==> job 3397: inputs <==
==> flow/design.v (excerpt) <==
module CORDIC_Top (
    input clk,
    input [31:0] target,
	 output [31:0] cos_x
);
==> flow/config.mk <==
export PLATFORM = sky130hd
export DESIGN_NAME = CORDIC_Top
export DESIGN_NICKNAME = CORDIC_Top
export VERILOG_FILES = /design/flow/design.v
export SDC_FILE = /design/flow/constraint.sdc
export NUM_CORES = 4
export LEC_CHECK = 0
export CAP_MARGIN = 20
export CELL_PAD_IN_SITES_GLOBAL_PLACEMENT = 0
export CORE_MARGIN = 2
export CORE_UTILIZATION = 72
export CTS_CLUSTER_SIZE = 52
export GPL_ROUTABILITY_DRIVEN = 1
export MAX_ROUTING_LAYER = met4
export PLACE_DENSITY_LB_ADDON = 0.01
export SETUP_SLACK_MARGIN = -0.62
export SLEW_MARGIN = 20
export TNS_END_PERCENT = 65
==> flow/constraint.sdc <==
create_clock -name core_clock -period 8.03 [get_ports {clk}]
set_input_delay 1.6060 -clock core_clock [delete_from_list [all_inputs] [get_ports {clk}]]
set_output_delay 1.6060 -clock core_clock [all_outputs]
set_load 0.01 [all_outputs]
run.sh (not shown) runs the stock make flow with config.mk's settings and CLKGATE_MAP_FILE=.
==> job 2525 (differences from job 3397) <==
CORE_ASPECT_RATIO = 0.9   (was unset)
CTS_CLUSTER_SIZE = 40   (was 52)
PLACE_DENSITY_LB_ADDON = 0.0   (was 0.01)
SETUP_SLACK_MARGIN = -0.78   (was -0.62)
TNS_END_PERCENT = 5   (was 65)
==> flow/constraint.sdc (replaced) <==
create_clock -name core_clock -period 7.7 [get_ports {clk}]
set_input_delay 1.5400 -clock core_clock [delete_from_list [all_inputs] [get_ports {clk}]]
set_output_delay 1.5400 -clock core_clock [all_outputs]
set_load 0.01 [all_outputs]
==> job 5495 (differences from job 3397) <==
CELL_PAD_IN_SITES_GLOBAL_PLACEMENT = unset   (was 0)
CTS_CLUSTER_DIAMETER = 362   (was unset)
CTS_CLUSTER_SIZE = unset   (was 52)
GPL_ROUTABILITY_DRIVEN = unset   (was 1)
MAX_ROUTING_LAYER = unset   (was met4)
PLACE_DENSITY_LB_ADDON = unset   (was 0.01)
SETUP_SLACK_MARGIN = unset   (was -0.62)
TNS_END_PERCENT = unset   (was 65)
==> flow/constraint.sdc (replaced) <==
create_clock -name core_clock -period 9.18 [get_ports {clk}]
set_input_delay 1.8360 -clock core_clock [delete_from_list [all_inputs] [get_ports {clk}]]
set_output_delay 1.8360 -clock core_clock [all_outputs]
set_load 0.01 [all_outputs]
==> job 9353 (differences from job 3397) <==
CELL_PAD_IN_SITES_GLOBAL_PLACEMENT = unset   (was 0)
CTS_CLUSTER_DIAMETER = 362   (was unset)
CTS_CLUSTER_SIZE = 99   (was 52)
GPL_ROUTABILITY_DRIVEN = unset   (was 1)
MAX_ROUTING_LAYER = unset   (was met4)
PLACE_DENSITY = 0.42   (was unset)
PLACE_DENSITY_LB_ADDON = unset   (was 0.01)
SETUP_SLACK_MARGIN = unset   (was -0.62)
TNS_END_PERCENT = unset   (was 65)
==> flow/constraint.sdc (replaced) <==
create_clock -name core_clock -period 6.77 [get_ports {clk}]
set_input_delay 1.3540 -clock core_clock [delete_from_list [all_inputs] [get_ports {clk}]]
set_output_delay 1.3540 -clock core_clock [all_outputs]
set_load 0.01 [all_outputs]
==> comparison table <==
Largest cell class: job 2525 -; job 9353 -; job 3397 logic gates; job 5495 logic gates
Top layer reached by signal wires: job 2525 -; job 9353 -; job 3397 met4; job 5495 met5
Outcome: job 2525 stopped before the end; job 9353 stopped before the end; job 3397 complete, but fails checks; job 5495 complete, no violations
Failing step: job 2525 global routing; job 9353 clock tree synthesis; job 3397 -; job 5495 -
Reasons for failing layout checks: job 2525 -; job 9353 -; job 3397 setup timing; job 5495 -
Clock Root Buffer: job 2525 clkbuf_16; job 9353 -; job 3397 clkbuf_16; job 5495 clkbuf_16
Number of CTS-inserted buffers: job 2525 60; job 9353 -; job 3397 66; job 5495 61
Worst slack at placement: job 2525 -1.45 ns; job 9353 -2.69 ns; job 3397 -1.34 ns; job 5495 0.0449 ns
Detailed-routed wire length on met2: job 2525 -; job 9353 -; job 3397 92400 um; job 5495 75400 um
CTS H-tree lvls: job 2525 2; job 9353 -; job 3397 3; job 5495 2
Cells resized by post-CTS repair: job 2525 148; job 9353 -; job 3397 140; job 5495 22
Max-Slew Margin vs Limit: job 2525 -; job 9353 -; job 3397 31.0%; job 5495 28.6%
Total wirelength of the detailed-routed design: job 2525 -; job 9353 -; job 3397 196000 um; job 5495 164000 um
Setup Viol. Count Final: job 2525 -; job 9353 -; job 3397 66; job 5495 0
Stage delay of the slowest cell on the critical path: job 2525 -; job 9353 -; job 3397 0.61 ns; job 5495 0.85 ns
Most used cell along the critical path: job 2525 -; job 9353 -; job 3397 inv_2; job 5495 ha_1
Cell Count, Final, Fillers Out: job 2525 -; job 9353 -; job 3397 9363; job 5495 8644
Chip Area: job 2525 0.0868 mm2; job 9353 0.0868 mm2; job 3397 0.0868 mm2; job 5495 0.0868 mm2
Count of antenna-violating nets left after detailed routing: job 2525 -; job 9353 -; job 3397 0; job 5495 0


==> inputs of run R <==
==> flow/design.v <==
module CORDIC_Stage (
	input clk,
	input rst,
	input sign_in,
	input USE_SIN_in,
	input [7:0] ite,
	input [32:0] arctan_in_1,
	input [32:0] arctan_in_2,
	input [32:0] target_in,
	input [32:0] curr_angle_in,
	input [32:0] x_in,
	input [32:0] y_in,
	output sign_out,
	output USE_SIN_out,
	output [32:0] curr_angle_out,
	output [32:0] x_out,
	output [32:0] y_out,
	output [32:0] target_out
	);
	reg sign;
	reg [32:0] x[0:1];
	reg [32:0] y[0:1];
	reg [32:0] y_tmp[0:3];
	reg [32:0] x_tmp[0:3];
	reg [3:0] count[0:1];
	reg [32:0] current_angle[0:1];
	reg [32:0] atan[0:1];
	reg [32:0] target_q;
	reg USE_SIN_q;
	reg sign_q;
	reg [32:0] x_q;
	reg [32:0] y_q;
	reg [32:0] current_angle_q;
	always @(posedge clk) begin
			sign = sign_in;
			target_q <= target_in;
			USE_SIN_q <= USE_SIN_in;
			count[0] = ite[7:4];
			y_tmp[0] = sign ? y_in : ~y_in+1;
			y_tmp[1] = {y_tmp[0][32], y_tmp[0][31:0]>>count[0]};
			x_tmp[0] = sign ? x_in : ~x_in+1;
			x_tmp[1] = {x_tmp[0][32], x_tmp[0][31:0]>>count[0]};
			x[0] = x_in + y_tmp[1];
			y[0] = x_tmp[1] + y_in;
			atan[0] = sign ? arctan_in_1 : ~arctan_in_1+1;
			current_angle[0] = curr_angle_in + atan[0];
			if (current_angle[0] > target_in) begin
				sign = 1'b0;
			end
			else begin
				sign = 1'b1;
			end
			count[1] = ite[3:0];
			y_tmp[2] = sign ? y[0] : ~y[0]+1;
			y_tmp[3] = {y_tmp[2][32], y_tmp[2][31:0]>>count[1]};
			x_tmp[2] = sign ? x[0] : ~x[0]+1;
			x_tmp[3] = {x_tmp[2][32], x_tmp[2][31:0]>>count[1]};
			x[1] = x[0] + y_tmp[3];
			y[1] = x_tmp[3] + y[0];
			atan[1] = sign ? arctan_in_2 : ~arctan_in_2+1;
			current_angle[1] = current_angle[0] + atan[1];
			if (current_angle[1] > target_in) begin
				sign = 1'b0;
			end
			else begin
				sign = 1'b1;
			end
			sign_q <= sign;
			x_q <= x[1];
			y_q <= y[1];
			current_angle_q <= current_angle[1];
	end
	assign sign_out = sign_q;
	assign curr_angle_out = current_angle_q;
	assign x_out = x_q;
	assign y_out = y_q;
	assign USE_SIN_out = USE_SIN_q;
	assign target_out = target_q;
endmodule
module CORDIC_Top (
    input clk,
    input [31:0] target,
	 output [31:0] cos_x
);
	wire sign_intermediate[0:6];
	wire USE_SIN_intermediate[0:6];
	wire [32:0] angle_intermediate[0:6];
	wire [32:0] x_intermediate[0:6];
	wire [32:0] y_intermediate[0:6];
	wire [32:0] target_intermediate[0:6];
	wire [32:0] arctan[0:13];
	wire [7:0] ite[0:6];
	wire [32:0] x_init = 33'b01;
	wire [32:0] y_init = 33'b001;
	assign arctan[0]  = 33'b000011111010110110111011000000000;
	assign arctan[1]  = 33'b000001111111010101101110101010000;
	assign arctan[2]  = 33'b000000111111111010101011011110000;
	assign arctan[3]  = 33'b000000011111111111010101010111000;
	assign arctan[4]  = 33'b000000001111111111111010101010110;
	assign arctan[5]  = 33'b000000000111111111111111010101011;
	assign arctan[6]  = 33'b000000000011111111111111111010110;
	assign arctan[7]  = 33'b000000000001111111111111111111011;
	assign arctan[8]  = 33'b000000000000111111111111111111111;
	assign arctan[9]  = 33'b000000000000100000000000000000000;
	assign arctan[10] = 33'b000000000000010000000000000000000;
	assign arctan[11] = 33'b000000000000001000000000000000000;
	assign arctan[12] = 33'b000000000000000100000000000000000;
	assign arctan[13] = 33'b000000000000000010000000000000000;
	assign ite[0]  = 8'b00100011;
	assign ite[1]  = 8'b01000101;
	assign ite[2]  = 8'b01100111;
	assign ite[3]  = 8'b10001001;
	assign ite[4]  = 8'b10101011;
	assign ite[5]  = 8'b11001101;
	assign ite[6]  = 8'b11101111;
	reg init_sign;
	reg USE_SIN;
	wire [32:0] init_angle = 33'b000111011010110001100111000000000;
	reg [32:0] ext_target;
	reg [32:0] fin_target;
	always @* begin
		ext_target = { 1'b0 , target};
		USE_SIN = 0;
		if (ext_target > init_angle) begin
			if (ext_target > 33'b00111) begin
				fin_target = 33'b011001001000011111101101010100010 + (~ext_target + 1);
				init_sign = 1;
				USE_SIN = 1;
			end else begin
				init_sign = 1;
				fin_target = ext_target;
			end
		end
		else begin
			init_sign = 0;
			fin_target = ext_target;
		end
	end
	CORDIC_Stage stage1(
		 .clk(clk),
		 .sign_in(init_sign),
		 .USE_SIN_in(USE_SIN),
		 .ite(ite[0]),
		 .target_in(fin_target),
		 .arctan_in_1(arctan[0]),
		 .arctan_in_2(arctan[1]),
		 .curr_angle_in(init_angle),
		 .x_in(x_init),
		 .y_in(y_init),
		 .sign_out(sign_intermediate[0]),
		 .curr_angle_out(angle_intermediate[0]),
		 .x_out(x_intermediate[0]),
		 .y_out(y_intermediate[0]),
		 .target_out(target_intermediate[0]),
		 .USE_SIN_out(USE_SIN_intermediate[0])
	);
	CORDIC_Stage stage2(
		 .clk(clk),
		 .sign_in(sign_intermediate[0]),
		 .USE_SIN_in(USE_SIN_intermediate[0]),
		 .ite(ite[1]),
		 .target_in(target_intermediate[0]),
		 .arctan_in_1(arctan[2]),
		 .arctan_in_2(arctan[3]),
		 .curr_angle_in(angle_intermediate[0]),
		 .x_in(x_intermediate[0]),
		 .y_in(y_intermediate[0]),
		 .sign_out(sign_intermediate[1]),
		 .curr_angle_out(angle_intermediate[1]),
		 .x_out(x_intermediate[1]),
		 .y_out(y_intermediate[1]),
		 .target_out(target_intermediate[1]),
		 .USE_SIN_out(USE_SIN_intermediate[1])
	);
	CORDIC_Stage stage3(
		 .clk(clk),
		 .sign_in(sign_intermediate[1]),
		 .USE_SIN_in(USE_SIN_intermediate[1]),
		 .ite(ite[2]),
		 .target_in(target_intermediate[1]),
		 .arctan_in_1(arctan[4]),
		 .arctan_in_2(arctan[5]),
		 .curr_angle_in(angle_intermediate[1]),
		 .x_in(x_intermediate[1]),
		 .y_in(y_intermediate[1]),
		 .sign_out(sign_intermediate[2]),
		 .curr_angle_out(angle_intermediate[2]),
		 .x_out(x_intermediate[2]),
		 .y_out(y_intermediate[2]),
		 .target_out(target_intermediate[2]),
		 .USE_SIN_out(USE_SIN_intermediate[2])
	);
	CORDIC_Stage stage4(
		 .clk(clk),
		 .sign_in(sign_intermediate[2]),
		 .USE_SIN_in(USE_SIN_intermediate[2]),
		 .ite(ite[3]),
		 .target_in(target_intermediate[2]),
		 .arctan_in_1(arctan[6]),
		 .arctan_in_2(arctan[7]),
		 .curr_angle_in(angle_intermediate[2]),
		 .x_in(x_intermediate[2]),
		 .y_in(y_intermediate[2]),
		 .sign_out(sign_intermediate[3]),
		 .curr_angle_out(angle_intermediate[3]),
		 .x_out(x_intermediate[3]),
		 .y_out(y_intermediate[3]),
		 .target_out(target_intermediate[3]),
		 .USE_SIN_out(USE_SIN_intermediate[3])
	);
	CORDIC_Stage stage5(
		 .clk(clk),
		 .sign_in(sign_intermediate[3]),
		 .USE_SIN_in(USE_SIN_intermediate[3]),
		 .ite(ite[4]),
		 .target_in(target_intermediate[3]),
		 .arctan_in_1(arctan[8]),
		 .arctan_in_2(arctan[9]),
		 .curr_angle_in(angle_intermediate[3]),
		 .x_in(x_intermediate[3]),
		 .y_in(y_intermediate[3]),
		 .sign_out(sign_intermediate[4]),
		 .curr_angle_out(angle_intermediate[4]),
		 .x_out(x_intermediate[4]),
		 .y_out(y_intermediate[4]),
		 .target_out(target_intermediate[4]),
		 .USE_SIN_out(USE_SIN_intermediate[4])
	);
	CORDIC_Stage stage6(
		 .clk(clk),
		 .sign_in(sign_intermediate[4]),
		 .USE_SIN_in(USE_SIN_intermediate[4]),
		 .ite(ite[5]),
		 .target_in(target_intermediate[4]),
		 .arctan_in_1(arctan[10]),
		 .arctan_in_2(arctan[11]),
		 .curr_angle_in(angle_intermediate[4]),
		 .x_in(x_intermediate[4]),
		 .y_in(y_intermediate[4]),
		 .sign_out(sign_intermediate[5]),
		 .curr_angle_out(angle_intermediate[5]),
		 .x_out(x_intermediate[5]),
		 .y_out(y_intermediate[5]),
		 .target_out(target_intermediate[5]),
		 .USE_SIN_out(USE_SIN_intermediate[5])
	);
	CORDIC_Stage stage7(
		 .clk(clk),
		 .sign_in(sign_intermediate[5]),
		 .USE_SIN_in(USE_SIN_intermediate[5]),
		 .ite(ite[6]),
		 .target_in(target_intermediate[5]),
		 .arctan_in_1(arctan[12]),
		 .arctan_in_2(arctan[13]),
		 .curr_angle_in(angle_intermediate[5]),
		 .x_in(x_intermediate[5]),
		 .y_in(y_intermediate[5]),
		 .sign_out(sign_intermediate[6]),
		 .curr_angle_out(angle_intermediate[6]),
		 .x_out(x_intermediate[6]),
		 .y_out(y_intermediate[6]),
		 .target_out(target_intermediate[6]),
		 .USE_SIN_out(USE_SIN_intermediate[6])
	);
	wire [31:0] K = 32'b01101101111011001010110110001011;
	wire [31:0] done;
	assign done = USE_SIN_intermediate[6] ? y_intermediate[6][31:0] : x_intermediate[6][31:0];
	assign cos_x = done*K;
endmodule
==> flow/run.sh <==
#!/bin/bash
# the make line also repeats each setting of config.mk as NAME=value (left out here)
make -C /OpenROAD-flow-scripts/flow DESIGN_CONFIG=/design/flow/config.mk WORK_HOME=/design/flow/orfs CLKGATE_MAP_FILE= finish
==> flow/config.mk <==
export PLATFORM = sky130hd
export DESIGN_NAME = CORDIC_Top
export DESIGN_NICKNAME = CORDIC_Top
export VERILOG_FILES = /design/flow/design.v
export SDC_FILE = /design/flow/constraint.sdc
export NUM_CORES = 4
export LEC_CHECK = 0
export CAP_MARGIN = 20
export CELL_PAD_IN_SITES_GLOBAL_PLACEMENT = 0
export CORE_MARGIN = 2
export CORE_UTILIZATION = 71
export CTS_CLUSTER_SIZE = 40
export GPL_ROUTABILITY_DRIVEN = 1
export MAX_ROUTING_LAYER = met4
export PLACE_DENSITY_LB_ADDON = 0.0
export SETUP_SLACK_MARGIN = 2.22
export SLEW_MARGIN = 20
export TNS_END_PERCENT = 5
==> flow/constraint.sdc <==
create_clock -name core_clock -period 7.7 [get_ports {clk}]
set_input_delay 1.5400 -clock core_clock [delete_from_list [all_inputs] [get_ports {clk}]]
set_output_delay 1.5400 -clock core_clock [all_outputs]
set_load 0.01 [all_outputs]
==> inputs of run F, as changes to run R <==
CELL_PAD_IN_SITES_GLOBAL_PLACEMENT = default   (was 0)
CORE_UTILIZATION = 72   (was 71)
CTS_CLUSTER_SIZE = default   (was 40)
GPL_ROUTABILITY_DRIVEN = default   (was 1)
MAX_ROUTING_LAYER = default   (was met4)
PLACE_DENSITY_LB_ADDON = default   (was 0.0)
SETUP_SLACK_MARGIN = default   (was 2.22)
TNS_END_PERCENT = 10   (was 5)
==> flow/constraint.sdc (replaced) <==
create_clock -name core_clock -period 6.94 [get_ports {clk}]
set_input_delay 1.3880 -clock core_clock [delete_from_list [all_inputs] [get_ports {clk}]]
set_output_delay 1.3880 -clock core_clock [all_outputs]
set_load 0.01 [all_outputs]
==> Changelog: implementation <==
## Flow update

- Met2 Use GR: 0.900
- Error msg: [ERROR GRT-0232] Routing congestion too high. Check the congestion heatmap in the GUI.
- Chip width: 297 um
- Root buffer cell: clkbuf_16
- Outcome: did not finish
- GP Congestion: between 0.9 and 1
- Stop stage: 5_1_grt
- Hold_buf cts: 0
- Busiest grt layer: met2
- H-tree depth: 2
- Placed cell area: 71300 um^2
- Post_cts resized: 563
- Met1 Usage GRT: 0.743
-- figures above: run R

==> Changelog: implementation <==
## Flow update

- Outcome: did not finish
- Stop stage: 4_1_cts
- Error msg: [ERROR DPL-0033] detailed placement checks failed during check placement.
- Chip width: about 300 um
- GP Congestion: ~1.0
- Synth cell count leaders: ha_1 (1046), inv_1 (808), xnor2_1 (589), dfxtp_1 (572), a21oi_1 (516)
- Adder share: 0.286
- Synth warnings: 9
- Placed cell area: roughly 77000 um^2
- Cell count after synthesis: 7232
- Cell with the most instances after synthesis: ha_1
-- figures above: run F

